===== flow/constraint.sdc =====
create_clock -name core_clock -period 12.1 [get_ports {clk}]
set_input_delay 2.4200 -clock core_clock [delete_from_list [all_inputs] [get_ports {clk}]]
set_output_delay 2.4200 -clock core_clock [all_outputs]
set_load 0.01 [all_outputs]

===== flow/config.mk =====
export PLATFORM = sky130hd
export DESIGN_NAME = mult16_top
export DESIGN_NICKNAME = mult16_top
export VERILOG_FILES = /design/flow/design.v
export SDC_FILE = /design/flow/constraint.sdc
export NUM_CORES = 4
export LEC_CHECK = 0
export CAP_MARGIN = 20
export CORE_ASPECT_RATIO = 0.89
export CORE_MARGIN = 2
export CORE_UTILIZATION = 72
export CTS_CLUSTER_SIZE = 49
export PLACE_DENSITY_LB_ADDON = 0.0
export SETUP_SLACK_MARGIN = 0.99
export SLEW_MARGIN = 20

===== flow/run.sh =====
#!/bin/bash
# the make line also repeats each setting of config.mk as NAME=value (left out here)
make -C /OpenROAD-flow-scripts/flow DESIGN_CONFIG=/design/flow/config.mk WORK_HOME=/design/flow/orfs CLKGATE_MAP_FILE= finish

===== flow/design.v =====
module mult16_top (
  input         clk,
  input  [15:0] a,
  input  [15:0] b,
  output [31:0] p
);
  reg  [15:0] a_r, b_r;
  reg  [31:0] p_r;
  wire [31:0] o;
  multiplier_16bit u_mul (.a(a_r), .b(b_r), .o(o));
  always @(posedge clk) begin
    a_r <= a;
    b_r <= b;
    p_r <= o;
  end
  assign p = p_r;
endmodule

module ha(input a, b, output sum, cout);
  assign {cout, sum} = a + b;
endmodule
module fa(input a, b, cin, output sum, cout);
  assign {cout, sum} = a + b + cin;
endmodule
module multiplier_16bit(input [15:0] a, b, output [31:0] o);
  wire [254:0] c;
  wire [209:0] s;
  assign o[0] = a[0] & b[0];
  ha ha1(.a(a[1]&b[0]), .b(a[0]&b[1]), .sum(o[1]), .cout(c[0]));
  ha ha2(.a(a[2]&b[0]), .b(a[1]&b[1]), .sum(s[0]), .cout(c[1]));
  ha ha3(.a(a[3]&b[0]), .b(a[2]&b[1]), .sum(s[1]), .cout(c[2]));
  ha ha4(.a(a[4]&b[0]), .b(a[3]&b[1]), .sum(s[2]), .cout(c[3]));
  ha ha5(.a(a[5]&b[0]), .b(a[4]&b[1]), .sum(s[3]), .cout(c[4]));
  ha ha6(.a(a[6]&b[0]), .b(a[5]&b[1]), .sum(s[4]), .cout(c[5]));
  ha ha7(.a(a[7]&b[0]), .b(a[6]&b[1]), .sum(s[5]), .cout(c[6]));
  ha ha8(.a(a[8]&b[0]), .b(a[7]&b[1]), .sum(s[6]), .cout(c[7]));
  ha ha9(.a(a[9]&b[0]), .b(a[8]&b[1]), .sum(s[7]), .cout(c[8]));
  ha ha10(.a(a[10]&b[0]), .b(a[9]&b[1]), .sum(s[8]), .cout(c[9]));
  ha ha11(.a(a[11]&b[0]), .b(a[10]&b[1]), .sum(s[9]), .cout(c[10]));
  ha ha12(.a(a[12]&b[0]), .b(a[11]&b[1]), .sum(s[10]), .cout(c[11]));
  ha ha13(.a(a[13]&b[0]), .b(a[12]&b[1]), .sum(s[11]), .cout(c[12]));
  ha ha14(.a(a[14]&b[0]), .b(a[13]&b[1]), .sum(s[12]), .cout(c[13]));
  ha ha15(.a(a[15]&b[0]), .b(a[14]&b[1]), .sum(s[13]), .cout(c[14]));
  fa fa1(.a(a[0]&b[2]), .b(s[0]), .cin(c[0]), .sum(o[2]), .cout(c[15]));
  fa fa2(.a(a[1]&b[2]), .b(s[1]), .cin(c[1]), .sum(s[14]), .cout(c[16]));
  fa fa3(.a(a[2]&b[2]), .b(s[2]), .cin(c[2]), .sum(s[15]), .cout(c[17]));
  fa fa4(.a(a[3]&b[2]), .b(s[3]), .cin(c[3]), .sum(s[16]), .cout(c[18]));
  fa fa5(.a(a[4]&b[2]), .b(s[4]), .cin(c[4]), .sum(s[17]), .cout(c[19]));
  fa fa6(.a(a[5]&b[2]), .b(s[5]), .cin(c[5]), .sum(s[18]), .cout(c[20]));
  fa fa7(.a(a[6]&b[2]), .b(s[6]), .cin(c[6]), .sum(s[19]), .cout(c[21]));
  fa fa8(.a(a[7]&b[2]), .b(s[7]), .cin(c[7]), .sum(s[20]), .cout(c[22]));
  fa fa9(.a(a[8]&b[2]), .b(s[8]), .cin(c[8]), .sum(s[21]), .cout(c[23]));
  fa fa10(.a(a[9]&b[2]), .b(s[9]), .cin(c[9]), .sum(s[22]), .cout(c[24]));
  fa fa11(.a(a[10]&b[2]), .b(s[10]), .cin(c[10]), .sum(s[23]), .cout(c[25]));
  fa fa12(.a(a[11]&b[2]), .b(s[11]), .cin(c[11]), .sum(s[24]), .cout(c[26]));
  fa fa13(.a(a[12]&b[2]), .b(s[12]), .cin(c[12]), .sum(s[25]), .cout(c[27]));
  fa fa14(.a(a[13]&b[2]), .b(s[13]), .cin(c[13]), .sum(s[26]), .cout(c[28]));
  fa fa15(.a(a[14]&b[2]), .b(a[15]&b[1]), .cin(c[14]), .sum(s[27]), .cout(c[29]));
  fa fa16(.a(a[0]&b[3]), .b(s[14]), .cin(c[15]), .sum(o[3]), .cout(c[30]));
  fa fa17(.a(a[1]&b[3]), .b(s[15]), .cin(c[16]), .sum(s[28]), .cout(c[31]));
  fa fa18(.a(a[2]&b[3]), .b(s[16]), .cin(c[17]), .sum(s[29]), .cout(c[32]));
  fa fa19(.a(a[3]&b[3]), .b(s[17]), .cin(c[18]), .sum(s[30]), .cout(c[33]));
  fa fa20(.a(a[4]&b[3]), .b(s[18]), .cin(c[19]), .sum(s[31]), .cout(c[34]));
  fa fa21(.a(a[5]&b[3]), .b(s[19]), .cin(c[20]), .sum(s[32]), .cout(c[35]));
  fa fa22(.a(a[6]&b[3]), .b(s[20]), .cin(c[21]), .sum(s[33]), .cout(c[36]));
  fa fa23(.a(a[7]&b[3]), .b(s[21]), .cin(c[22]), .sum(s[34]), .cout(c[37]));
  fa fa24(.a(a[8]&b[3]), .b(s[22]), .cin(c[23]), .sum(s[35]), .cout(c[38]));
  fa fa25(.a(a[9]&b[3]), .b(s[23]), .cin(c[24]), .sum(s[36]), .cout(c[39]));
  fa fa26(.a(a[10]&b[3]), .b(s[24]), .cin(c[25]), .sum(s[37]), .cout(c[40]));
  fa fa27(.a(a[11]&b[3]), .b(s[25]), .cin(c[26]), .sum(s[38]), .cout(c[41]));
  fa fa28(.a(a[12]&b[3]), .b(s[26]), .cin(c[27]), .sum(s[39]), .cout(c[42]));
  fa fa29(.a(a[13]&b[3]), .b(s[27]), .cin(c[28]), .sum(s[40]), .cout(c[43]));
  fa fa30(.a(a[14]&b[3]), .b(a[15]&b[2]), .cin(c[29]), .sum(s[41]), .cout(c[44]));
  fa fa31(.a(a[0]&b[4]), .b(s[28]), .cin(c[30]), .sum(o[4]), .cout(c[45]));
  fa fa32(.a(a[1]&b[4]), .b(s[29]), .cin(c[31]), .sum(s[42]), .cout(c[46]));
  fa fa33(.a(a[2]&b[4]), .b(s[30]), .cin(c[32]), .sum(s[43]), .cout(c[47]));
  fa fa34(.a(a[3]&b[4]), .b(s[31]), .cin(c[33]), .sum(s[44]), .cout(c[48]));
  fa fa35(.a(a[4]&b[4]), .b(s[32]), .cin(c[34]), .sum(s[45]), .cout(c[49]));
  fa fa36(.a(a[5]&b[4]), .b(s[33]), .cin(c[35]), .sum(s[46]), .cout(c[50]));
  fa fa37(.a(a[6]&b[4]), .b(s[34]), .cin(c[36]), .sum(s[47]), .cout(c[51]));
  fa fa38(.a(a[7]&b[4]), .b(s[35]), .cin(c[37]), .sum(s[48]), .cout(c[52]));
  fa fa39(.a(a[8]&b[4]), .b(s[36]), .cin(c[38]), .sum(s[49]), .cout(c[53]));
  fa fa40(.a(a[9]&b[4]), .b(s[37]), .cin(c[39]), .sum(s[50]), .cout(c[54]));
  fa fa41(.a(a[10]&b[4]), .b(s[38]), .cin(c[40]), .sum(s[51]), .cout(c[55]));
  fa fa42(.a(a[11]&b[4]), .b(s[39]), .cin(c[41]), .sum(s[52]), .cout(c[56]));
  fa fa43(.a(a[12]&b[4]), .b(s[40]), .cin(c[42]), .sum(s[53]), .cout(c[57]));
  fa fa44(.a(a[13]&b[4]), .b(s[41]), .cin(c[43]), .sum(s[54]), .cout(c[58]));
  fa fa45(.a(a[14]&b[4]), .b(a[15]&b[3]), .cin(c[44]), .sum(s[55]), .cout(c[59]));
  fa fa46(.a(a[0]&b[5]), .b(s[42]), .cin(c[45]), .sum(o[5]), .cout(c[60]));
  fa fa47(.a(a[1]&b[5]), .b(s[43]), .cin(c[46]), .sum(s[56]), .cout(c[61]));
  fa fa48(.a(a[2]&b[5]), .b(s[44]), .cin(c[47]), .sum(s[57]), .cout(c[62]));
  fa fa49(.a(a[3]&b[5]), .b(s[45]), .cin(c[48]), .sum(s[58]), .cout(c[63]));
  fa fa50(.a(a[4]&b[5]), .b(s[46]), .cin(c[49]), .sum(s[59]), .cout(c[64]));
  fa fa51(.a(a[5]&b[5]), .b(s[47]), .cin(c[50]), .sum(s[60]), .cout(c[65]));
  fa fa52(.a(a[6]&b[5]), .b(s[48]), .cin(c[51]), .sum(s[61]), .cout(c[66]));
  fa fa53(.a(a[7]&b[5]), .b(s[49]), .cin(c[52]), .sum(s[62]), .cout(c[67]));
  fa fa54(.a(a[8]&b[5]), .b(s[50]), .cin(c[53]), .sum(s[63]), .cout(c[68]));
  fa fa55(.a(a[9]&b[5]), .b(s[51]), .cin(c[54]), .sum(s[64]), .cout(c[69]));
  fa fa56(.a(a[10]&b[5]), .b(s[52]), .cin(c[55]), .sum(s[65]), .cout(c[70]));
  fa fa57(.a(a[11]&b[5]), .b(s[53]), .cin(c[56]), .sum(s[66]), .cout(c[71]));
  fa fa58(.a(a[12]&b[5]), .b(s[54]), .cin(c[57]), .sum(s[67]), .cout(c[72]));
  fa fa59(.a(a[13]&b[5]), .b(s[55]), .cin(c[58]), .sum(s[68]), .cout(c[73]));
  fa fa60(.a(a[14]&b[5]), .b(a[15]&b[4]), .cin(c[59]), .sum(s[69]), .cout(c[74]));
  fa fa61(.a(a[0]&b[6]), .b(s[56]), .cin(c[60]), .sum(o[6]), .cout(c[75]));
  fa fa62(.a(a[1]&b[6]), .b(s[57]), .cin(c[61]), .sum(s[70]), .cout(c[76]));
  fa fa63(.a(a[2]&b[6]), .b(s[58]), .cin(c[62]), .sum(s[71]), .cout(c[77]));
  fa fa64(.a(a[3]&b[6]), .b(s[59]), .cin(c[63]), .sum(s[72]), .cout(c[78]));
  fa fa65(.a(a[4]&b[6]), .b(s[60]), .cin(c[64]), .sum(s[73]), .cout(c[79]));
  fa fa66(.a(a[5]&b[6]), .b(s[61]), .cin(c[65]), .sum(s[74]), .cout(c[80]));
  fa fa67(.a(a[6]&b[6]), .b(s[62]), .cin(c[66]), .sum(s[75]), .cout(c[81]));
  fa fa68(.a(a[7]&b[6]), .b(s[63]), .cin(c[67]), .sum(s[76]), .cout(c[82]));
  fa fa69(.a(a[8]&b[6]), .b(s[64]), .cin(c[68]), .sum(s[77]), .cout(c[83]));
  fa fa70(.a(a[9]&b[6]), .b(s[65]), .cin(c[69]), .sum(s[78]), .cout(c[84]));
  fa fa71(.a(a[10]&b[6]), .b(s[66]), .cin(c[70]), .sum(s[79]), .cout(c[85]));
  fa fa72(.a(a[11]&b[6]), .b(s[67]), .cin(c[71]), .sum(s[80]), .cout(c[86]));
  fa fa73(.a(a[12]&b[6]), .b(s[68]), .cin(c[72]), .sum(s[81]), .cout(c[87]));
  fa fa74(.a(a[13]&b[6]), .b(s[69]), .cin(c[73]), .sum(s[82]), .cout(c[88]));
  fa fa75(.a(a[14]&b[6]), .b(a[15]&b[5]), .cin(c[74]), .sum(s[83]), .cout(c[89]));
  fa fa76(.a(a[0]&b[7]), .b(s[70]), .cin(c[75]), .sum(o[7]), .cout(c[90]));
  fa fa77(.a(a[1]&b[7]), .b(s[71]), .cin(c[76]), .sum(s[84]), .cout(c[91]));
  fa fa78(.a(a[2]&b[7]), .b(s[72]), .cin(c[77]), .sum(s[85]), .cout(c[92]));
  fa fa79(.a(a[3]&b[7]), .b(s[73]), .cin(c[78]), .sum(s[86]), .cout(c[93]));
  fa fa80(.a(a[4]&b[7]), .b(s[74]), .cin(c[79]), .sum(s[87]), .cout(c[94]));
  fa fa81(.a(a[5]&b[7]), .b(s[75]), .cin(c[80]), .sum(s[88]), .cout(c[95]));
  fa fa82(.a(a[6]&b[7]), .b(s[76]), .cin(c[81]), .sum(s[89]), .cout(c[96]));
  fa fa83(.a(a[7]&b[7]), .b(s[77]), .cin(c[82]), .sum(s[90]), .cout(c[97]));
  fa fa84(.a(a[8]&b[7]), .b(s[78]), .cin(c[83]), .sum(s[91]), .cout(c[98]));
  fa fa85(.a(a[9]&b[7]), .b(s[79]), .cin(c[84]), .sum(s[92]), .cout(c[99]));
  fa fa86(.a(a[10]&b[7]), .b(s[80]), .cin(c[85]), .sum(s[93]), .cout(c[100]));
  fa fa87(.a(a[11]&b[7]), .b(s[81]), .cin(c[86]), .sum(s[94]), .cout(c[101]));
  fa fa88(.a(a[12]&b[7]), .b(s[82]), .cin(c[87]), .sum(s[95]), .cout(c[102]));
  fa fa89(.a(a[13]&b[7]), .b(s[83]), .cin(c[88]), .sum(s[96]), .cout(c[103]));
  fa fa90(.a(a[14]&b[7]), .b(a[15]&b[6]), .cin(c[89]), .sum(s[97]), .cout(c[104]));
  fa fa91(.a(a[0]&b[8]), .b(s[84]), .cin(c[90]), .sum(o[8]), .cout(c[105]));
  fa fa92(.a(a[1]&b[8]), .b(s[85]), .cin(c[91]), .sum(s[98]), .cout(c[106]));
  fa fa93(.a(a[2]&b[8]), .b(s[86]), .cin(c[92]), .sum(s[99]), .cout(c[107]));
  fa fa94(.a(a[3]&b[8]), .b(s[87]), .cin(c[93]), .sum(s[100]), .cout(c[108]));
  fa fa95(.a(a[4]&b[8]), .b(s[88]), .cin(c[94]), .sum(s[101]), .cout(c[109]));
  fa fa96(.a(a[5]&b[8]), .b(s[89]), .cin(c[95]), .sum(s[102]), .cout(c[110]));
  fa fa97(.a(a[6]&b[8]), .b(s[90]), .cin(c[96]), .sum(s[103]), .cout(c[111]));
  fa fa98(.a(a[7]&b[8]), .b(s[91]), .cin(c[97]), .sum(s[104]), .cout(c[112]));
  fa fa99(.a(a[8]&b[8]), .b(s[92]), .cin(c[98]), .sum(s[105]), .cout(c[113]));
  fa fa100(.a(a[9]&b[8]), .b(s[93]), .cin(c[99]), .sum(s[106]), .cout(c[114]));
  fa fa101(.a(a[10]&b[8]), .b(s[94]), .cin(c[100]), .sum(s[107]), .cout(c[115]));
  fa fa102(.a(a[11]&b[8]), .b(s[95]), .cin(c[101]), .sum(s[108]), .cout(c[116]));
  fa fa103(.a(a[12]&b[8]), .b(s[96]), .cin(c[102]), .sum(s[109]), .cout(c[117]));
  fa fa104(.a(a[13]&b[8]), .b(s[97]), .cin(c[103]), .sum(s[110]), .cout(c[118]));
  fa fa105(.a(a[14]&b[8]), .b(a[15]&b[7]), .cin(c[104]), .sum(s[111]), .cout(c[119]));
  fa fa106(.a(a[0]&b[9]), .b(s[98]), .cin(c[105]), .sum(o[9]), .cout(c[120]));
  fa fa107(.a(a[1]&b[9]), .b(s[99]), .cin(c[106]), .sum(s[112]), .cout(c[121]));
  fa fa108(.a(a[2]&b[9]), .b(s[100]), .cin(c[107]), .sum(s[113]), .cout(c[122]));
  fa fa109(.a(a[3]&b[9]), .b(s[101]), .cin(c[108]), .sum(s[114]), .cout(c[123]));
  fa fa110(.a(a[4]&b[9]), .b(s[102]), .cin(c[109]), .sum(s[115]), .cout(c[124]));
  fa fa111(.a(a[5]&b[9]), .b(s[103]), .cin(c[110]), .sum(s[116]), .cout(c[125]));
  fa fa112(.a(a[6]&b[9]), .b(s[104]), .cin(c[111]), .sum(s[117]), .cout(c[126]));
  fa fa113(.a(a[7]&b[9]), .b(s[105]), .cin(c[112]), .sum(s[118]), .cout(c[127]));
  fa fa114(.a(a[8]&b[9]), .b(s[106]), .cin(c[113]), .sum(s[119]), .cout(c[128]));
  fa fa115(.a(a[9]&b[9]), .b(s[107]), .cin(c[114]), .sum(s[120]), .cout(c[129]));
  fa fa116(.a(a[10]&b[9]), .b(s[108]), .cin(c[115]), .sum(s[121]), .cout(c[130]));
  fa fa117(.a(a[11]&b[9]), .b(s[109]), .cin(c[116]), .sum(s[122]), .cout(c[131]));
  fa fa118(.a(a[12]&b[9]), .b(s[110]), .cin(c[117]), .sum(s[123]), .cout(c[132]));
  fa fa119(.a(a[13]&b[9]), .b(s[111]), .cin(c[118]), .sum(s[124]), .cout(c[133]));
  fa fa120(.a(a[14]&b[9]), .b(a[15]&b[8]), .cin(c[119]), .sum(s[125]), .cout(c[134]));
  fa fa121(.a(a[0]&b[10]), .b(s[112]), .cin(c[120]), .sum(o[10]), .cout(c[135]));
  fa fa122(.a(a[1]&b[10]), .b(s[113]), .cin(c[121]), .sum(s[126]), .cout(c[136]));
  fa fa123(.a(a[2]&b[10]), .b(s[114]), .cin(c[122]), .sum(s[127]), .cout(c[137]));
  fa fa124(.a(a[3]&b[10]), .b(s[115]), .cin(c[123]), .sum(s[128]), .cout(c[138]));
  fa fa125(.a(a[4]&b[10]), .b(s[116]), .cin(c[124]), .sum(s[129]), .cout(c[139]));
  fa fa126(.a(a[5]&b[10]), .b(s[117]), .cin(c[125]), .sum(s[130]), .cout(c[140]));
  fa fa127(.a(a[6]&b[10]), .b(s[118]), .cin(c[126]), .sum(s[131]), .cout(c[141]));
  fa fa128(.a(a[7]&b[10]), .b(s[119]), .cin(c[127]), .sum(s[132]), .cout(c[142]));
  fa fa129(.a(a[8]&b[10]), .b(s[120]), .cin(c[128]), .sum(s[133]), .cout(c[143]));
  fa fa130(.a(a[9]&b[10]), .b(s[121]), .cin(c[129]), .sum(s[134]), .cout(c[144]));
  fa fa131(.a(a[10]&b[10]), .b(s[122]), .cin(c[130]), .sum(s[135]), .cout(c[145]));
  fa fa132(.a(a[11]&b[10]), .b(s[123]), .cin(c[131]), .sum(s[136]), .cout(c[146]));
  fa fa133(.a(a[12]&b[10]), .b(s[124]), .cin(c[132]), .sum(s[137]), .cout(c[147]));
  fa fa134(.a(a[13]&b[10]), .b(s[125]), .cin(c[133]), .sum(s[138]), .cout(c[148]));
  fa fa135(.a(a[14]&b[10]), .b(a[15]&b[9]), .cin(c[134]), .sum(s[139]), .cout(c[149]));
  fa fa136(.a(a[0]&b[11]), .b(s[126]), .cin(c[135]), .sum(o[11]), .cout(c[150]));
  fa fa137(.a(a[1]&b[11]), .b(s[127]), .cin(c[136]), .sum(s[140]), .cout(c[151]));
  fa fa138(.a(a[2]&b[11]), .b(s[128]), .cin(c[137]), .sum(s[141]), .cout(c[152]));
  fa fa139(.a(a[3]&b[11]), .b(s[129]), .cin(c[138]), .sum(s[142]), .cout(c[153]));
  fa fa140(.a(a[4]&b[11]), .b(s[130]), .cin(c[139]), .sum(s[143]), .cout(c[154]));
  fa fa141(.a(a[5]&b[11]), .b(s[131]), .cin(c[140]), .sum(s[144]), .cout(c[155]));
  fa fa142(.a(a[6]&b[11]), .b(s[132]), .cin(c[141]), .sum(s[145]), .cout(c[156]));
  fa fa143(.a(a[7]&b[11]), .b(s[133]), .cin(c[142]), .sum(s[146]), .cout(c[157]));
  fa fa144(.a(a[8]&b[11]), .b(s[134]), .cin(c[143]), .sum(s[147]), .cout(c[158]));
  fa fa145(.a(a[9]&b[11]), .b(s[135]), .cin(c[144]), .sum(s[148]), .cout(c[159]));
  fa fa146(.a(a[10]&b[11]), .b(s[136]), .cin(c[145]), .sum(s[149]), .cout(c[160]));
  fa fa147(.a(a[11]&b[11]), .b(s[137]), .cin(c[146]), .sum(s[150]), .cout(c[161]));
  fa fa148(.a(a[12]&b[11]), .b(s[138]), .cin(c[147]), .sum(s[151]), .cout(c[162]));
  fa fa149(.a(a[13]&b[11]), .b(s[139]), .cin(c[148]), .sum(s[152]), .cout(c[163]));
  fa fa150(.a(a[14]&b[11]), .b(a[15]&b[10]), .cin(c[149]), .sum(s[153]), .cout(c[164]));
  fa fa151(.a(a[0]&b[12]), .b(s[140]), .cin(c[150]), .sum(o[12]), .cout(c[165]));
  fa fa152(.a(a[1]&b[12]), .b(s[141]), .cin(c[151]), .sum(s[154]), .cout(c[166]));
  fa fa153(.a(a[2]&b[12]), .b(s[142]), .cin(c[152]), .sum(s[155]), .cout(c[167]));
  fa fa154(.a(a[3]&b[12]), .b(s[143]), .cin(c[153]), .sum(s[156]), .cout(c[168]));
  fa fa155(.a(a[4]&b[12]), .b(s[144]), .cin(c[154]), .sum(s[157]), .cout(c[169]));
  fa fa156(.a(a[5]&b[12]), .b(s[145]), .cin(c[155]), .sum(s[158]), .cout(c[170]));
  fa fa157(.a(a[6]&b[12]), .b(s[146]), .cin(c[156]), .sum(s[159]), .cout(c[171]));
  fa fa158(.a(a[7]&b[12]), .b(s[147]), .cin(c[157]), .sum(s[160]), .cout(c[172]));
  fa fa159(.a(a[8]&b[12]), .b(s[148]), .cin(c[158]), .sum(s[161]), .cout(c[173]));
  fa fa160(.a(a[9]&b[12]), .b(s[149]), .cin(c[159]), .sum(s[162]), .cout(c[174]));
  fa fa161(.a(a[10]&b[12]), .b(s[150]), .cin(c[160]), .sum(s[163]), .cout(c[175]));
  fa fa162(.a(a[11]&b[12]), .b(s[151]), .cin(c[161]), .sum(s[164]), .cout(c[176]));
  fa fa163(.a(a[12]&b[12]), .b(s[152]), .cin(c[162]), .sum(s[165]), .cout(c[177]));
  fa fa164(.a(a[13]&b[12]), .b(s[153]), .cin(c[163]), .sum(s[166]), .cout(c[178]));
  fa fa165(.a(a[14]&b[12]), .b(a[15]&b[11]), .cin(c[164]), .sum(s[167]), .cout(c[179]));
  fa fa166(.a(a[0]&b[13]), .b(s[154]), .cin(c[165]), .sum(o[13]), .cout(c[180]));
  fa fa167(.a(a[1]&b[13]), .b(s[155]), .cin(c[166]), .sum(s[168]), .cout(c[181]));
  fa fa168(.a(a[2]&b[13]), .b(s[156]), .cin(c[167]), .sum(s[169]), .cout(c[182]));
  fa fa169(.a(a[3]&b[13]), .b(s[157]), .cin(c[168]), .sum(s[170]), .cout(c[183]));
  fa fa170(.a(a[4]&b[13]), .b(s[158]), .cin(c[169]), .sum(s[171]), .cout(c[184]));
  fa fa171(.a(a[5]&b[13]), .b(s[159]), .cin(c[170]), .sum(s[172]), .cout(c[185]));
  fa fa172(.a(a[6]&b[13]), .b(s[160]), .cin(c[171]), .sum(s[173]), .cout(c[186]));
  fa fa173(.a(a[7]&b[13]), .b(s[161]), .cin(c[172]), .sum(s[174]), .cout(c[187]));
  fa fa174(.a(a[8]&b[13]), .b(s[162]), .cin(c[173]), .sum(s[175]), .cout(c[188]));
  fa fa175(.a(a[9]&b[13]), .b(s[163]), .cin(c[174]), .sum(s[176]), .cout(c[189]));
  fa fa176(.a(a[10]&b[13]), .b(s[164]), .cin(c[175]), .sum(s[177]), .cout(c[190]));
  fa fa177(.a(a[11]&b[13]), .b(s[165]), .cin(c[176]), .sum(s[178]), .cout(c[191]));
  fa fa178(.a(a[12]&b[13]), .b(s[166]), .cin(c[177]), .sum(s[179]), .cout(c[192]));
  fa fa179(.a(a[13]&b[13]), .b(s[167]), .cin(c[178]), .sum(s[180]), .cout(c[193]));
  fa fa180(.a(a[14]&b[13]), .b(a[15]&b[12]), .cin(c[179]), .sum(s[181]), .cout(c[194]));
  fa fa181(.a(a[0]&b[14]), .b(s[168]), .cin(c[180]), .sum(o[14]), .cout(c[195]));
  fa fa182(.a(a[1]&b[14]), .b(s[169]), .cin(c[181]), .sum(s[182]), .cout(c[196]));
  fa fa183(.a(a[2]&b[14]), .b(s[170]), .cin(c[182]), .sum(s[183]), .cout(c[197]));
  fa fa184(.a(a[3]&b[14]), .b(s[171]), .cin(c[183]), .sum(s[184]), .cout(c[198]));
  fa fa185(.a(a[4]&b[14]), .b(s[172]), .cin(c[184]), .sum(s[185]), .cout(c[199]));
  fa fa186(.a(a[5]&b[14]), .b(s[173]), .cin(c[185]), .sum(s[186]), .cout(c[200]));
  fa fa187(.a(a[6]&b[14]), .b(s[174]), .cin(c[186]), .sum(s[187]), .cout(c[201]));
  fa fa188(.a(a[7]&b[14]), .b(s[175]), .cin(c[187]), .sum(s[188]), .cout(c[202]));
  fa fa189(.a(a[8]&b[14]), .b(s[176]), .cin(c[188]), .sum(s[189]), .cout(c[203]));
  fa fa190(.a(a[9]&b[14]), .b(s[177]), .cin(c[189]), .sum(s[190]), .cout(c[204]));
  fa fa191(.a(a[10]&b[14]), .b(s[178]), .cin(c[190]), .sum(s[191]), .cout(c[205]));
  fa fa192(.a(a[11]&b[14]), .b(s[179]), .cin(c[191]), .sum(s[192]), .cout(c[206]));
  fa fa193(.a(a[12]&b[14]), .b(s[180]), .cin(c[192]), .sum(s[193]), .cout(c[207]));
  fa fa194(.a(a[13]&b[14]), .b(s[181]), .cin(c[193]), .sum(s[194]), .cout(c[208]));
  fa fa195(.a(a[14]&b[14]), .b(a[15]&b[13]), .cin(c[194]), .sum(s[195]), .cout(c[209]));
  fa fa196(.a(a[0]&b[15]), .b(s[182]), .cin(c[195]), .sum(o[15]), .cout(c[210]));
  fa fa197(.a(a[1]&b[15]), .b(s[183]), .cin(c[196]), .sum(s[196]), .cout(c[211]));
  fa fa198(.a(a[2]&b[15]), .b(s[184]), .cin(c[197]), .sum(s[197]), .cout(c[212]));
  fa fa199(.a(a[3]&b[15]), .b(s[185]), .cin(c[198]), .sum(s[198]), .cout(c[213]));
  fa fa200(.a(a[4]&b[15]), .b(s[186]), .cin(c[199]), .sum(s[199]), .cout(c[214]));
  fa fa201(.a(a[5]&b[15]), .b(s[187]), .cin(c[200]), .sum(s[200]), .cout(c[215]));
  fa fa202(.a(a[6]&b[15]), .b(s[188]), .cin(c[201]), .sum(s[201]), .cout(c[216]));
  fa fa203(.a(a[7]&b[15]), .b(s[189]), .cin(c[202]), .sum(s[202]), .cout(c[217]));
  fa fa204(.a(a[8]&b[15]), .b(s[190]), .cin(c[203]), .sum(s[203]), .cout(c[218]));
  fa fa205(.a(a[9]&b[15]), .b(s[191]), .cin(c[204]), .sum(s[204]), .cout(c[219]));
  fa fa206(.a(a[10]&b[15]), .b(s[192]), .cin(c[205]), .sum(s[205]), .cout(c[220]));
  fa fa207(.a(a[11]&b[15]), .b(s[193]), .cin(c[206]), .sum(s[206]), .cout(c[221]));
  fa fa208(.a(a[12]&b[15]), .b(s[194]), .cin(c[207]), .sum(s[207]), .cout(c[222]));
  fa fa209(.a(a[13]&b[15]), .b(s[195]), .cin(c[208]), .sum(s[208]), .cout(c[223]));
  fa fa210(.a(a[14]&b[15]), .b(a[15]&b[14]), .cin(c[209]), .sum(s[209]), .cout(c[224]));
  ha ha16(.a(c[210]), .b(s[196]), .sum(o[16]), .cout(c[225]));
  fa fa211(.a(c[211]), .b(s[197]), .cin(c[225]), .sum(o[17]), .cout(c[226]));
  fa fa212(.a(c[212]), .b(s[198]), .cin(c[226]), .sum(o[18]), .cout(c[227]));
  fa fa213(.a(c[213]), .b(s[199]), .cin(c[227]), .sum(o[19]), .cout(c[228]));
  fa fa214(.a(c[214]), .b(s[200]), .cin(c[228]), .sum(o[20]), .cout(c[229]));
  fa fa215(.a(c[215]), .b(s[201]), .cin(c[229]), .sum(o[21]), .cout(c[230]));
  fa fa216(.a(c[216]), .b(s[202]), .cin(c[230]), .sum(o[22]), .cout(c[231]));
  fa fa217(.a(c[217]), .b(s[203]), .cin(c[231]), .sum(o[23]), .cout(c[232]));
  fa fa218(.a(c[218]), .b(s[204]), .cin(c[232]), .sum(o[24]), .cout(c[233]));
  fa fa219(.a(c[219]), .b(s[205]), .cin(c[233]), .sum(o[25]), .cout(c[234]));
  fa fa220(.a(c[220]), .b(s[206]), .cin(c[234]), .sum(o[26]), .cout(c[235]));
  fa fa221(.a(c[221]), .b(s[207]), .cin(c[235]), .sum(o[27]), .cout(c[236]));
  fa fa222(.a(c[222]), .b(s[208]), .cin(c[236]), .sum(o[28]), .cout(c[237]));
  fa fa223(.a(c[223]), .b(s[209]), .cin(c[237]), .sum(o[29]), .cout(c[238]));
  fa fa224(.a(c[224]), .b(a[15]&b[15]), .cin(c[238]), .sum(o[30]), .cout(o[31]));
endmodule

==> results of run 1 <==
## per-stage QoR
stage / util [%] / setup TNS [ps] / instance area [sq um] / instances
after floorplan: - / -801.8 / 7764 / 674
after global placement: 80.37 / -1010 / 8342 / 848
after detailed placement: 80.37 / -1852 / 8342 / 848
after CTS: 83.65 / -1061 / 8682 / 864
after global routing: 84.04 / -2186 / 8722 / 864
final: 84.04 / -931.5 / 8722 / 864
## routing by layer
metal,GRT usage (%),vias up
met5,0,-
met4,10.04,0
met2,49.88,100
met1,29.71,2522
met3,4.309,33
li1,-,2049
## what timing repair did
action                                  4_1_cts  5_1_grt
endpoints found under the setup margin        7        7
gates resized                                18       17
pin swaps                                    11        1
endpoints found under the hold margin         0        0
## area by class of cell
type	count	share of cell area [%]
clock buffers	11	2.783
clock inverters	5	0.6455
inverters	71	3.056
multi-input cells	496	67.52
flip-flops and latches	64	14.73
well taps	129	1.851
repair buffers	88	9.410
==> tab_implementation.tex, run 1 <==
% Generated from flow reports
\begin{tabular}{lr}
\hline
Metric & Value \\
\hline
\multicolumn{2}{l}{\textbf{Finish}} \\
Layout-stage area growth over the synthesis result & 13.18\% \\
Sequential cell area & 1285 sq um \\
Multi-input gate area in the final layout & 5889 sq um \\
Net count reported at finish & 1003 \\
Number of fill cells & 550 \\
\multicolumn{2}{l}{\textbf{Logic synthesis}} \\
Yosys simple share & 13.88\% \\
Adder-Cell Fraction of Synth Area & 60.79\% \\
Mean post-synth cell area & 11.43 sq um \\
Largest family of logic cells by area & adder cells \\
Number of instances in the synthesized netlist & 674 \\
Distinct lib cells used & 10 \\
Xor and xnor fraction of the mapped netlist area & 0\% \\
FF+latch count, synth & 64 \\
Yosys synthesis chip area & 7706 sq um \\
Main synth FF type & sky130\_fd\_sc\_hd\_\_dfxtp\_1 \\
Asr flop ratio synth & 0\% \\
Post-synthesis share of cell area spent on and-or and or-and gates & 0\% \\
Post-synth tally of flip-flops with integrated enable & 0 \\
Warnings, synthesis & 1 \\
Top cells by area & sky130\_fd\_sc\_hd\_\_fa\_1, sky130\_fd\_sc\_hd\_\_dfxtp\_1, sky130\_fd\_sc\_hd\_\_nand2\_1, sky130\_fd\_sc\_hd\_\_buf\_6, sky130\_fd\_sc\_hd\_\_inv\_1 \\
Total cells reported by yosys after synthesis & 674 \\
Top cells by count & sky130\_fd\_sc\_hd\_\_fa\_1, sky130\_fd\_sc\_hd\_\_nand2\_1, sky130\_fd\_sc\_hd\_\_inv\_1 \\
Mapped cell area & 7706 sq um \\
Register area share after synthesis & 16.63\% \\
Area fraction in mux cells & 0\% \\
Dominant cell type by area after synthesis & sky130\_fd\_sc\_hd\_\_fa\_1 \\
Synthesized netlist net count & 947 \\
Top-area cell share & 58.19\% \\
Leading cell type by number of instances after synthesis & sky130\_fd\_sc\_hd\_\_fa\_1 \\
\multicolumn{2}{l}{\textbf{Drt}} \\
Number of antenna repair diodes & 0 \\
Drt first-iter violations & 177 \\
Met2 routed wirelength & 7707 microns \\
Total routed wirelength & 13270 microns \\
Post-route ant nets & 0 \\
Pre-antenna DRT Iters & 4 \\
Detailed-routed wire length on met3 & 419 microns \\
Number of vias in the routed layout & 4704 \\
Vias per std cell & 5.444 \\
Per-cell routed wire length & 15.36 microns \\
Number of DRC violations after detailed routing & 0 \\
M1 WL & 4812 microns \\
Highest routed metal layer & met4 \\
\multicolumn{2}{l}{\textbf{Global routing}} \\
First-pass GRT wire length & 23030 microns \\
Antenna violations before repair & 0 \\
Via count of the first global-routing pass & 5273 \\
Largest net degree at the start of global routing & 17 \\
Aggregate global routing overflow & 0 \\
Overall global routing resource usage & 26.14\% \\
\multicolumn{2}{l}{\textbf{Clocking}} \\
Clock slew seen by the registers of the worst setup and hold paths & 60 ps \\
Count of hold-fix buffers inserted at cts & 0 \\
Root Buffer Master & sky130\_fd\_sc\_hd\_\_clkbuf\_16 \\
Clock buffers created by TritonCTS & 9 \\
TritonCTS clock tree & built \\
Clock latency of the later-clocked register in the worst-skew pair & 340 ps \\
Post-CTS setup buffer count & 0 \\
H-Tree Depth & 3 \\
Maximum number of buffers from clock root to sink & 2 \\
Clock Sink Count & 64 \\
\multicolumn{2}{l}{\textbf{Floorplanning}} \\
Floorplan utilization & 74.25\% \\
\# rows & 35 \\
Chip width & 113.7 microns \\
Area of the die & 11550 sq um \\
Number of primary I/O pins & 65 \\
Overall die height & 101.6 microns \\
CORE AREA & 10380 sq um \\
\multicolumn{2}{l}{\textbf{Outcome}} \\
Failed Checks & negative setup slack \\
Run status & failed layout checks \\
\multicolumn{2}{l}{\textbf{Worst setup path}} \\
Startpoint of the worst setup timing path & a\_r[14] \\
Critical register-to-register path endpoint & p\_r[30] \\
Highest-delay cell along the critical path & sky130\_fd\_sc\_hd\_\_fa\_2 \\
Critical Path Source Type & flop \\
Number of cell instances on the worst register-to-register path & 35 \\
Maximum cell stage delay along the critical path & 550 ps \\
Category of the critical setup timing path & flop to flop \\
Reg-to-reg startpoint & a\_r[14] \\
Required time worst endpoint & 12330 ps \\
Highest net fanout along the worst path & 4 \\
CP most frequent cell & sky130\_fd\_sc\_hd\_\_fa\_2 \\
Reg-to-reg slack, setup & -410 ps \\
Cell class contributing the biggest share of worst-path delay & adder cells \\
Sum of buffers and inverters on the critical path & 4 \\
Crit end category & flop \\
Arrival time reported for the critical path endpoint & 12740 ps \\
Levels on crit path & 35 \\
Worst setup path endpoint & p\_r[30] \\
\multicolumn{2}{l}{\textbf{Final timing}} \\
RSZ-0062 raised after global routing & true \\
Post-route minimum period & 12510 ps \\
Post-route worst setup slack & -412.9 ps \\
Highest clock rate & 79.92 MHz \\
Final hold slack & 755.5 ps \\
Setup violators final & 3 \\
Clock tree skew after final layout & 8.776 ps \\
Fin. max-slew vios & 0 \\
Number of failing hold endpoints at the final stage & 0 \\
Period Utilization, post-route & 103.4\% \\
Tightest Pin Transition & 692.0 ps \\
Slew HR & 53.81\% \\
\multicolumn{2}{l}{\textbf{Hold path}} \\
Worst min-delay path endpoint & p\_r[0] \\
Worst hold path depth & 1 \\
Kind of path behind the tightest hold check & flop to flop \\
Hold\_sp & a\_r[0] \\
\multicolumn{2}{l}{\textbf{Job}} \\
Number of warnings the tools reported & 29 \\
Maxcap violations & 0 \\
\multicolumn{2}{l}{\textbf{Placement}} \\
Port-buffer cells & 64 \\
HPWL after detailed placement & 10230 microns \\
Place WS & -650.2 ps \\
Weighted congestion at the end of routability-driven global placement & 0.7605 \\
\hline
\end{tabular}
==> run 2: changes to the inputs <==
- CORE_ASPECT_RATIO: 0.89 -> default
- CORE_UTILIZATION: 72 -> 40
- CTS_CLUSTER_SIZE: 49 -> default
- PLACE_DENSITY_LB_ADDON: 0.0 -> default
- SETUP_SLACK_MARGIN: 0.99 -> default
- clock period: 12.1 -> 12.3 ns (I/O delays scaled with it)
==> run 2 against run 1 <==
  * The layout still fails its checks (negative setup slack)
  * Highest routed layer unchanged
  * Final area increased by 1.8%
  * Global-route usage decreased by 13 points
  * Via count fell by 3.4%
  * Hold slack worse by 100 ps
  * Register-to-register slack improved by 240 ps
  * Area after synthesis unchanged
  * Non-clock buffer count unchanged
==> tab_implementation.tex, run 2 <==
% Generated from flow reports
\begin{tabular}{lr}
\hline
Metric & Value \\
\hline
\multicolumn{2}{l}{\textbf{Final timing}} \\
Post-route worst setup slack & -170.2 ps \\
Tightest Pin Transition & 636.2 ps \\
Slew HR & 57.53\% \\
Fin. max-slew vios & 0 \\
Post-route minimum period & 12470 ps \\
Setup violators final & 2 \\
RSZ-0062 raised after global routing & true \\
Clock tree skew after final layout & 11.28 ps \\
Period Utilization, post-route & 101.4\% \\
Highest clock rate & 80.19 MHz \\
Number of failing hold endpoints at the final stage & 0 \\
Final hold slack & 655.9 ps \\
\multicolumn{2}{l}{\textbf{Global routing}} \\
Via count of the first global-routing pass & 4955 \\
First-pass GRT wire length & 21240 microns \\
Overall global routing resource usage & 12.93\% \\
Antenna violations before repair & 0 \\
Aggregate global routing overflow & 0 \\
Largest net degree at the start of global routing & 17 \\
\multicolumn{2}{l}{\textbf{Logic synthesis}} \\
FF+latch count, synth & 64 \\
Main synth FF type & sky130\_fd\_sc\_hd\_\_dfxtp\_1 \\
Post-synthesis share of cell area spent on and-or and or-and gates & 0\% \\
Post-synth tally of flip-flops with integrated enable & 0 \\
Leading cell type by number of instances after synthesis & sky130\_fd\_sc\_hd\_\_fa\_1 \\
Top cells by area & sky130\_fd\_sc\_hd\_\_fa\_1, sky130\_fd\_sc\_hd\_\_dfxtp\_1, sky130\_fd\_sc\_hd\_\_nand2\_1, sky130\_fd\_sc\_hd\_\_buf\_6, sky130\_fd\_sc\_hd\_\_inv\_1 \\
Warnings, synthesis & 1 \\
Yosys simple share & 13.88\% \\
Adder-Cell Fraction of Synth Area & 60.79\% \\
Distinct lib cells used & 10 \\
Number of instances in the synthesized netlist & 674 \\
Largest family of logic cells by area & adder cells \\
Mean post-synth cell area & 11.43 sq um \\
Dominant cell type by area after synthesis & sky130\_fd\_sc\_hd\_\_fa\_1 \\
Register area share after synthesis & 16.63\% \\
Total cells reported by yosys after synthesis & 674 \\
Synthesized netlist net count & 947 \\
Top cells by count & sky130\_fd\_sc\_hd\_\_fa\_1, sky130\_fd\_sc\_hd\_\_nand2\_1, sky130\_fd\_sc\_hd\_\_inv\_1 \\
Yosys synthesis chip area & 7706 sq um \\
Xor and xnor fraction of the mapped netlist area & 0\% \\
Asr flop ratio synth & 0\% \\
Top-area cell share & 58.19\% \\
Mapped cell area & 7706 sq um \\
Area fraction in mux cells & 0\% \\
\multicolumn{2}{l}{\textbf{Clocking}} \\
Clock Sink Count & 64 \\
Count of hold-fix buffers inserted at cts & 0 \\
H-Tree Depth & 3 \\
Clock buffers created by TritonCTS & 9 \\
TritonCTS clock tree & built \\
Clock slew seen by the registers of the worst setup and hold paths & 60 ps \\
Post-CTS setup buffer count & 0 \\
Clock latency of the later-clocked register in the worst-skew pair & 350 ps \\
Root Buffer Master & sky130\_fd\_sc\_hd\_\_clkbuf\_16 \\
Maximum number of buffers from clock root to sink & 2 \\
\multicolumn{2}{l}{\textbf{Worst setup path}} \\
Category of the critical setup timing path & flop to flop \\
Reg-to-reg startpoint & a\_r[14] \\
Critical Path Source Type & flop \\
Cell class contributing the biggest share of worst-path delay & adder cells \\
Arrival time reported for the critical path endpoint & 12700 ps \\
Sum of buffers and inverters on the critical path & 4 \\
Maximum cell stage delay along the critical path & 540 ps \\
Worst setup path endpoint & p\_r[30] \\
Startpoint of the worst setup timing path & a\_r[14] \\
Required time worst endpoint & 12530 ps \\
Crit end category & flop \\
Number of cell instances on the worst register-to-register path & 35 \\
Highest net fanout along the worst path & 4 \\
Highest-delay cell along the critical path & sky130\_fd\_sc\_hd\_\_fa\_1 \\
Reg-to-reg slack, setup & -170 ps \\
Critical register-to-register path endpoint & p\_r[30] \\
Levels on crit path & 35 \\
CP most frequent cell & sky130\_fd\_sc\_hd\_\_fa\_2 \\
\multicolumn{2}{l}{\textbf{Finish}} \\
Tally of non-filler cells in the final layout & 995 \\
Layout-stage area growth over the synthesis result & 15.16\% \\
Final cell area excluding filler cells & 8875 sq um \\
Net count reported at finish & 1003 \\
\multicolumn{2}{l}{\textbf{Hold path}} \\
Worst hold path depth & 2 \\
Hold\_sp & b\_r[0] \\
Kind of path behind the tightest hold check & flop to flop \\
Worst min-delay path endpoint & p\_r[0] \\
\multicolumn{2}{l}{\textbf{Drt}} \\
Vias per std cell & 4.569 \\
M1 WL & 4571 microns \\
Highest routed metal layer & met4 \\
Post-route ant nets & 0 \\
Detailed-routed wire length on met3 & 383 microns \\
Pre-antenna DRT Iters & 4 \\
Drt first-iter violations & 84 \\
Number of DRC violations after detailed routing & 0 \\
Number of vias in the routed layout & 4546 \\
Per-cell routed wire length & 11.61 microns \\
Number of antenna repair diodes & 0 \\
Total routed wirelength & 11550 microns \\
Met2 routed wirelength & 6360 microns \\
\multicolumn{2}{l}{\textbf{Floorplanning}} \\
Area of the die & 20390 sq um \\
Number of primary I/O pins & 65 \\
Chip width & 142.8 microns \\
Floorplan utilization & 40.92\% \\
Overall die height & 142.8 microns \\
\# rows & 50 \\
CORE AREA & 18830 sq um \\
\multicolumn{2}{l}{\textbf{Placement}} \\
Post-Place Cell Area & 8506 sq um \\
Placed Cells incl. Taps & 979 \\
Port-buffer cells & 64 \\
Place WS & -425.1 ps \\
Weighted congestion at the end of routability-driven global placement & 0.7407 \\
HPWL after detailed placement & 10110 microns \\
\multicolumn{2}{l}{\textbf{Job}} \\
Maxcap violations & 0 \\
Number of warnings the tools reported & 29 \\
\multicolumn{2}{l}{\textbf{Outcome}} \\
Run status & failed layout checks \\
Failed Checks & negative setup slack \\
\hline
\end{tabular}
run 2: timing repair:
action | in CTS | in global routing
pin swaps | 8 | 3
gates resized | 19 | 11
setup endpoints to repair | 3 | 4
gates cloned | 0 | 0
run 2: per-layer routing:
| metal | vias to the layer above | GRT usage [%] |
|---|---|---|
| li1 | 2043 | - |
| met4 | 0 | 4.690 |
| met5 | - | 0 |
| met2 | 60 | 23.36 |
| met3 | 20 | 3.018 |
| met1 | 2423 | 15.02 |
run 2: metrics by stage:
stage,utilization (%),TNS (ps)
2_1_floorplan,-,-264.2
3_3_place_gp,45.17,-516.8
3_5_place_dp,45.17,-959.5
4_1_cts,47.01,-418.4
5_1_grt,47.13,-1085
6_report,47.13,-265.6
run 2: final cells by class:
class                           count  area (sq um)
Clock buffer                       11         242.7
Clock inverter                      5         56.30
Tap cell                          260         325.3
Multi-Input combinational cell    496          5874
Fill cell                        1743          9956
Sequential cell                    64          1285
Timing Repair Buffer               88         824.5
Inverter                           71         266.5
==> run 3: changes to the inputs <==
- ABC_AREA: default -> 0
- CAP_MARGIN: 20 -> 0
- CORE_UTILIZATION: 40 -> 70
- CTS_CLUSTER_DIAMETER: default -> 275
- CTS_CLUSTER_SIZE: default -> 39
- HOLD_SLACK_MARGIN: default -> -0.07
- SETUP_SLACK_MARGIN: default -> 0.83
- TNS_END_PERCENT: default -> 80
- clock period: 12.3 -> 7.17 ns (I/O delays scaled with it)
==> run 3 against run 2 <==
  * The layout still fails its checks (negative setup slack)
  * Routed wire length up 7.6%
  * Via count increased by 2.7%
  * Global-route usage grew 11 points
==> tab_implementation.tex, run 3 <==
% Generated from flow reports
\begin{tabular}{lr}
\hline
Metric & Value \\
\hline
\multicolumn{2}{l}{\textbf{Job}} \\
Number of warnings the tools reported & 31 \\
Maxcap violations & 0 \\
\multicolumn{2}{l}{\textbf{Logic synthesis}} \\
Total cells reported by yosys after synthesis & 674 \\
Distinct lib cells used & 10 \\
Yosys synthesis chip area & 7706 sq um \\
FF+latch count, synth & 64 \\
Dominant cell type by area after synthesis & sky130\_fd\_sc\_hd\_\_fa\_1 \\
Xor and xnor fraction of the mapped netlist area & 0\% \\
Top cells by count & sky130\_fd\_sc\_hd\_\_fa\_1, sky130\_fd\_sc\_hd\_\_nand2\_1, sky130\_fd\_sc\_hd\_\_inv\_1 \\
Area fraction in mux cells & 0\% \\
Number of instances in the synthesized netlist & 674 \\
Mean post-synth cell area & 11.43 sq um \\
Post-synth tally of flip-flops with integrated enable & 0 \\
Register area share after synthesis & 16.63\% \\
Main synth FF type & sky130\_fd\_sc\_hd\_\_dfxtp\_1 \\
Mapped cell area & 7706 sq um \\
Top cells by area & sky130\_fd\_sc\_hd\_\_fa\_1, sky130\_fd\_sc\_hd\_\_dfxtp\_1, sky130\_fd\_sc\_hd\_\_nand2\_1, sky130\_fd\_sc\_hd\_\_buf\_6, sky130\_fd\_sc\_hd\_\_inv\_1 \\
Warnings, synthesis & 1 \\
Largest family of logic cells by area & adder cells \\
Asr flop ratio synth & 0\% \\
Post-synthesis share of cell area spent on and-or and or-and gates & 0\% \\
Yosys simple share & 13.88\% \\
Top-area cell share & 58.19\% \\
Adder-Cell Fraction of Synth Area & 60.79\% \\
Leading cell type by number of instances after synthesis & sky130\_fd\_sc\_hd\_\_fa\_1 \\
Synthesized netlist net count & 947 \\
\multicolumn{2}{l}{\textbf{Worst setup path}} \\
Maximum cell stage delay along the critical path & 550 ps \\
Arrival time reported for the critical path endpoint & 12760 ps \\
Required time worst endpoint & 7440 ps \\
Sum of buffers and inverters on the critical path & 4 \\
Cell class contributing the biggest share of worst-path delay & adder cells \\
Critical Path Source Type & flop \\
Crit end category & flop \\
Reg-to-reg startpoint & a\_r[14] \\
Category of the critical setup timing path & flop to flop \\
Startpoint of the worst setup timing path & a\_r[14] \\
Levels on crit path & 35 \\
Highest-delay cell along the critical path & sky130\_fd\_sc\_hd\_\_fa\_2 \\
Reg-to-reg slack, setup & -5320 ps \\
Highest net fanout along the worst path & 4 \\
Number of cell instances on the worst register-to-register path & 35 \\
CP most frequent cell & sky130\_fd\_sc\_hd\_\_fa\_2 \\
Critical register-to-register path endpoint & p\_r[30] \\
Worst setup path endpoint & p\_r[30] \\
\multicolumn{2}{l}{\textbf{Drt}} \\
Number of DRC violations after detailed routing & 0 \\
Per-cell routed wire length & 13.86 microns \\
Post-route ant nets & 0 \\
Total routed wirelength & 12430 microns \\
Number of antenna repair diodes & 0 \\
Pre-antenna DRT Iters & 6 \\
Number of vias in the routed layout & 4669 \\
Drt first-iter violations & 125 \\
Vias per std cell & 5.205 \\
\multicolumn{2}{l}{\textbf{Clocking}} \\
H-Tree Depth & 3 \\
Clock Sink Count & 64 \\
Clock latency of the later-clocked register in the worst-skew pair & 380 ps \\
Maximum number of buffers from clock root to sink & 2 \\
Root Buffer Master & sky130\_fd\_sc\_hd\_\_clkbuf\_8 \\
Clock buffers created by TritonCTS & 9 \\
TritonCTS clock tree & built \\
Count of hold-fix buffers inserted at cts & 0 \\
Clock slew seen by the registers of the worst setup and hold paths & 70 ps \\
\multicolumn{2}{l}{\textbf{Hold path}} \\
Worst hold path depth & 1 \\
Worst min-delay path endpoint & p\_r[0] \\
Hold\_sp & a\_r[0] \\
Kind of path behind the tightest hold check & flop to flop \\
\multicolumn{2}{l}{\textbf{Global routing}} \\
Largest net degree at the start of global routing & 17 \\
First-pass GRT wire length & 21750 microns \\
Aggregate global routing overflow & 0 \\
Overall global routing resource usage & 24.14\% \\
Via count of the first global-routing pass & 5108 \\
Antenna violations before repair & 0 \\
\multicolumn{2}{l}{\textbf{Final timing}} \\
Post-route minimum period & 12490 ps \\
Fin. max-slew vios & 0 \\
RSZ-0062 raised after global routing & true \\
Setup violators final & 18 \\
Post-route worst setup slack & -5323 ps \\
Clock tree skew after final layout & 10.30 ps \\
Final hold slack & 565.6 ps \\
Highest clock rate & 80.04 MHz \\
Number of failing hold endpoints at the final stage & 0 \\
Period Utilization, post-route & 174.2\% \\
Setup tns final & -53050 ps \\
Tightest Pin Transition & 651.5 ps \\
Slew HR & 56.51\% \\
\multicolumn{2}{l}{\textbf{Finish}} \\
Layout-stage area growth over the synthesis result & 14.66\% \\
Number of fill cells & 621 \\
Net count reported at finish & 1026 \\
\multicolumn{2}{l}{\textbf{Placement}} \\
HPWL after detailed placement & 10130 microns \\
Weighted congestion at the end of routability-driven global placement & 0.7640 \\
Port-buffer cells & 64 \\
\multicolumn{2}{l}{\textbf{Floorplanning}} \\
Number of primary I/O pins & 65 \\
Area of the die & 11860 sq um \\
CORE AREA & 10790 sq um \\
\# rows & 38 \\
Chip width & 108.9 microns \\
Overall die height & 108.9 microns \\
Floorplan utilization & 71.40\% \\
\multicolumn{2}{l}{\textbf{Outcome}} \\
Run status & failed layout checks \\
Failed Checks & negative setup slack \\
\hline
\end{tabular}
==> run 3: routing by layer <==
layer  global-route usage (%)  routed length [microns]  vias up
met4                    11.17                      363        0
met3                    4.782                      339       25
met5                        0                        0        -
met2                    42.99                     7069       63
met1                    28.19                     4656     2488
li1                         -                        -     2093
==> run 3: final cells by class <==
type,instances,area [sq um],area share [%]
Clock buffer,12,155.1,1.756
Clock inverter,3,65.06,0.7363
Inverter,71,266.5,3.016
Multi-Input combinational cell,496,5894,66.71
Sequential cell,64,1286,14.56
Tap cell,140,175.2,1.982
Timing Repair Buffer,111,993.5,11.24
==> run 3: what timing repair did <==
action                                  4_1_cts  5_1_grt
pin swaps                                     7        3
hold endpoints to repair                      0        0
gates resized                                21       17
setup buffers                                 1        0
cloned                                        0        0
endpoints found under the setup margin       20       20
==> run 3: per-stage QoR <==
stage | instance area [sq um] | cells | util [%] | setup slack (ps)
global route | 8836 | 897 | 81.87 | -5612
global placement | 8521 | 881 | 78.95 | -5374
finish | 8836 | 897 | 81.87 | -5323
CTS | 8796 | 897 | 81.50 | -5326
floorplan | 7764 | 674 | - | -5302
detailed placement | 8521 | 881 | 78.95 | -5486
==> run 4: changes to the inputs <==
- ABC_AREA: 0 -> default
- CAP_MARGIN: 0 -> 35
- CORE_ASPECT_RATIO: default -> 0.83
- CORE_UTILIZATION: 70 -> 72
- CTS_CLUSTER_DIAMETER: 275 -> 103
- CTS_CLUSTER_SIZE: 39 -> default
- HOLD_SLACK_MARGIN: -0.07 -> default
- PLACE_DENSITY: default -> 0.39
- SETUP_SLACK_MARGIN: 0.83 -> 2.98
- TNS_END_PERCENT: 80 -> default
- clock period: 7.17 -> 11.4 ns (I/O delays scaled with it)
==> run 4 against run 3 <==
  * The layout still fails its checks (negative setup slack)
  * Area after synthesis unchanged
  * Synthesized cell count unchanged
  * Fmax decreased by 0.17%
  * Sequential share of layout area about the same
  * Sequential cell count unchanged
  * Critical path type unchanged
==> tab_implementation.tex, run 4 <==
% Generated from flow reports
\begin{tabular}{lr}
\hline
Metric & Value \\
\hline
\multicolumn{2}{l}{\textbf{Placement}} \\
Post-Place Cell Area & 8411 sq um \\
Place WS & -1276 ps \\
Port-buffer cells & 64 \\
HPWL after detailed placement & 10470 microns \\
Weighted congestion at the end of routability-driven global placement & 0.7565 \\
\multicolumn{2}{l}{\textbf{Hold path}} \\
Kind of path behind the tightest hold check & flop to flop \\
Hold\_sp & a\_r[0] \\
Worst hold path depth & 1 \\
Worst min-delay path endpoint & p\_r[0] \\
\multicolumn{2}{l}{\textbf{Floorplanning}} \\
Overall die height & 98.25 microns \\
Number of primary I/O pins & 65 \\
Area of the die & 11550 sq um \\
\# rows & 34 \\
Chip width & 117.6 microns \\
CORE AREA & 10470 sq um \\
Floorplan utilization & 73.64\% \\
\multicolumn{2}{l}{\textbf{Clocking}} \\
Post-CTS setup buffer count & 0 \\
Clock buffers created by TritonCTS & 9 \\
Count of hold-fix buffers inserted at cts & 0 \\
Root Buffer Master & sky130\_fd\_sc\_hd\_\_clkbuf\_16 \\
H-Tree Depth & 3 \\
Clock Sink Count & 64 \\
Clock slew seen by the registers of the worst setup and hold paths & 60 ps \\
Clock latency of the later-clocked register in the worst-skew pair & 340 ps \\
TritonCTS clock tree & built \\
Maximum number of buffers from clock root to sink & 2 \\
\multicolumn{2}{l}{\textbf{Logic synthesis}} \\
Mean post-synth cell area & 11.43 sq um \\
Xor and xnor fraction of the mapped netlist area & 0\% \\
Number of instances in the synthesized netlist & 674 \\
Post-synthesis share of cell area spent on and-or and or-and gates & 0\% \\
Area fraction in mux cells & 0\% \\
Top cells by area & sky130\_fd\_sc\_hd\_\_fa\_1, sky130\_fd\_sc\_hd\_\_dfxtp\_1, sky130\_fd\_sc\_hd\_\_nand2\_1, sky130\_fd\_sc\_hd\_\_buf\_6, sky130\_fd\_sc\_hd\_\_inv\_1 \\
Largest family of logic cells by area & adder cells \\
Dominant cell type by area after synthesis & sky130\_fd\_sc\_hd\_\_fa\_1 \\
Top cells by count & sky130\_fd\_sc\_hd\_\_fa\_1, sky130\_fd\_sc\_hd\_\_nand2\_1, sky130\_fd\_sc\_hd\_\_inv\_1 \\
Register area share after synthesis & 16.63\% \\
Total cells reported by yosys after synthesis & 674 \\
Post-synth tally of flip-flops with integrated enable & 0 \\
FF+latch count, synth & 64 \\
Warnings, synthesis & 1 \\
Main synth FF type & sky130\_fd\_sc\_hd\_\_dfxtp\_1 \\
Top-area cell share & 58.19\% \\
Yosys simple share & 13.88\% \\
Distinct lib cells used & 10 \\
Asr flop ratio synth & 0\% \\
Synthesized netlist net count & 947 \\
Leading cell type by number of instances after synthesis & sky130\_fd\_sc\_hd\_\_fa\_1 \\
Adder-Cell Fraction of Synth Area & 60.79\% \\
Yosys synthesis chip area & 7706 sq um \\
Mapped cell area & 7706 sq um \\
\multicolumn{2}{l}{\textbf{Finish}} \\
Final cell area excluding filler cells & 8807 sq um \\
Layout-stage area growth over the synthesis result & 14.29\% \\
Net count reported at finish & 1008 \\
Number of fill cells & 583 \\
\multicolumn{2}{l}{\textbf{Worst setup path}} \\
Cell class contributing the biggest share of worst-path delay & adder cells \\
Highest net fanout along the worst path & 4 \\
Highest-delay cell along the critical path & sky130\_fd\_sc\_hd\_\_fa\_2 \\
Maximum cell stage delay along the critical path & 550 ps \\
Sum of buffers and inverters on the critical path & 4 \\
Required time worst endpoint & 11620 ps \\
Number of cell instances on the worst register-to-register path & 35 \\
Critical Path Source Type & flop \\
Reg-to-reg startpoint & a\_r[14] \\
Worst setup path endpoint & p\_r[30] \\
Levels on crit path & 35 \\
Arrival time reported for the critical path endpoint & 12740 ps \\
Startpoint of the worst setup timing path & a\_r[14] \\
Category of the critical setup timing path & flop to flop \\
Crit end category & flop \\
Reg-to-reg slack, setup & -1110 ps \\
Critical register-to-register path endpoint & p\_r[30] \\
CP most frequent cell & sky130\_fd\_sc\_hd\_\_fa\_2 \\
\multicolumn{2}{l}{\textbf{Drt}} \\
Total routed wirelength & 13360 microns \\
Pre-antenna DRT Iters & 6 \\
Post-route ant nets & 0 \\
Number of DRC violations after detailed routing & 0 \\
Per-cell routed wire length & 15.12 microns \\
Vias per std cell & 5.371 \\
Drt first-iter violations & 159 \\
Number of vias in the routed layout & 4748 \\
Number of antenna repair diodes & 0 \\
\multicolumn{2}{l}{\textbf{Final timing}} \\
Period Utilization, post-route & 109.8\% \\
Fin. max-slew vios & 0 \\
Highest clock rate & 79.91 MHz \\
Setup violators final & 6 \\
Clock tree skew after final layout & 4.658 ps \\
Tightest Pin Transition & 686.9 ps \\
Slew HR & 54.14\% \\
RSZ-0062 raised after global routing & true \\
Post-route minimum period & 12510 ps \\
Final hold slack & 776.0 ps \\
Number of failing hold endpoints at the final stage & 0 \\
Post-route worst setup slack & -1115 ps \\
\multicolumn{2}{l}{\textbf{Job}} \\
Number of warnings the tools reported & 31 \\
Maxcap violations & 0 \\
\multicolumn{2}{l}{\textbf{Outcome}} \\
Run status & failed layout checks \\
Failed Checks & negative setup slack \\
\multicolumn{2}{l}{\textbf{Global routing}} \\
Antenna violations before repair & 0 \\
Aggregate global routing overflow & 0 \\
Via count of the first global-routing pass & 5503 \\
Largest net degree at the start of global routing & 17 \\
First-pass GRT wire length & 23660 microns \\
Overall global routing resource usage & 26.10\% \\
\hline
\end{tabular}
run 4: what timing repair did:
item	4_1_cts	5_1_grt
pin swaps	6	1
setup endpoints to repair	15	15
gates resized	10	34
run 4: cell type report:
cell class / count / area (sq um) / area share [%]
clock buffer: 11 / 242.7 / 2.756
clock inverter: 5 / 56.30 / 0.6393
inverter: 71 / 266.5 / 3.026
multi-input combinational: 496 / 5904 / 67.04
sequential: 64 / 1286 / 14.60
tap: 144 / 180.2 / 2.046
timing repair buffer: 93 / 870.8 / 9.888
run 4: through the flow:
step / util (%) / TNS, ps / cells
2_1_floorplan: - / -3868 / 674
3_3_place_gp: 80.37 / -4228 / 868
3_5_place_dp: 80.37 / -5026 / 868
4_1_cts: 83.46 / -4396 / 884
5_1_grt: 84.16 / -5635 / 884
6_report: 84.16 / -4094 / 884
run 4: layer usage:
metal / wire (microns) / vias to the layer above / global-route usage (%)
li1: - / 2053 / -
met1: 4801 / 2554 / 29.16
met2: 7688 / 106 / 49.93
met3: 451 / 35 / 4.147
met4: 422 / 0 / 10.84
met5: 0 / - / 0
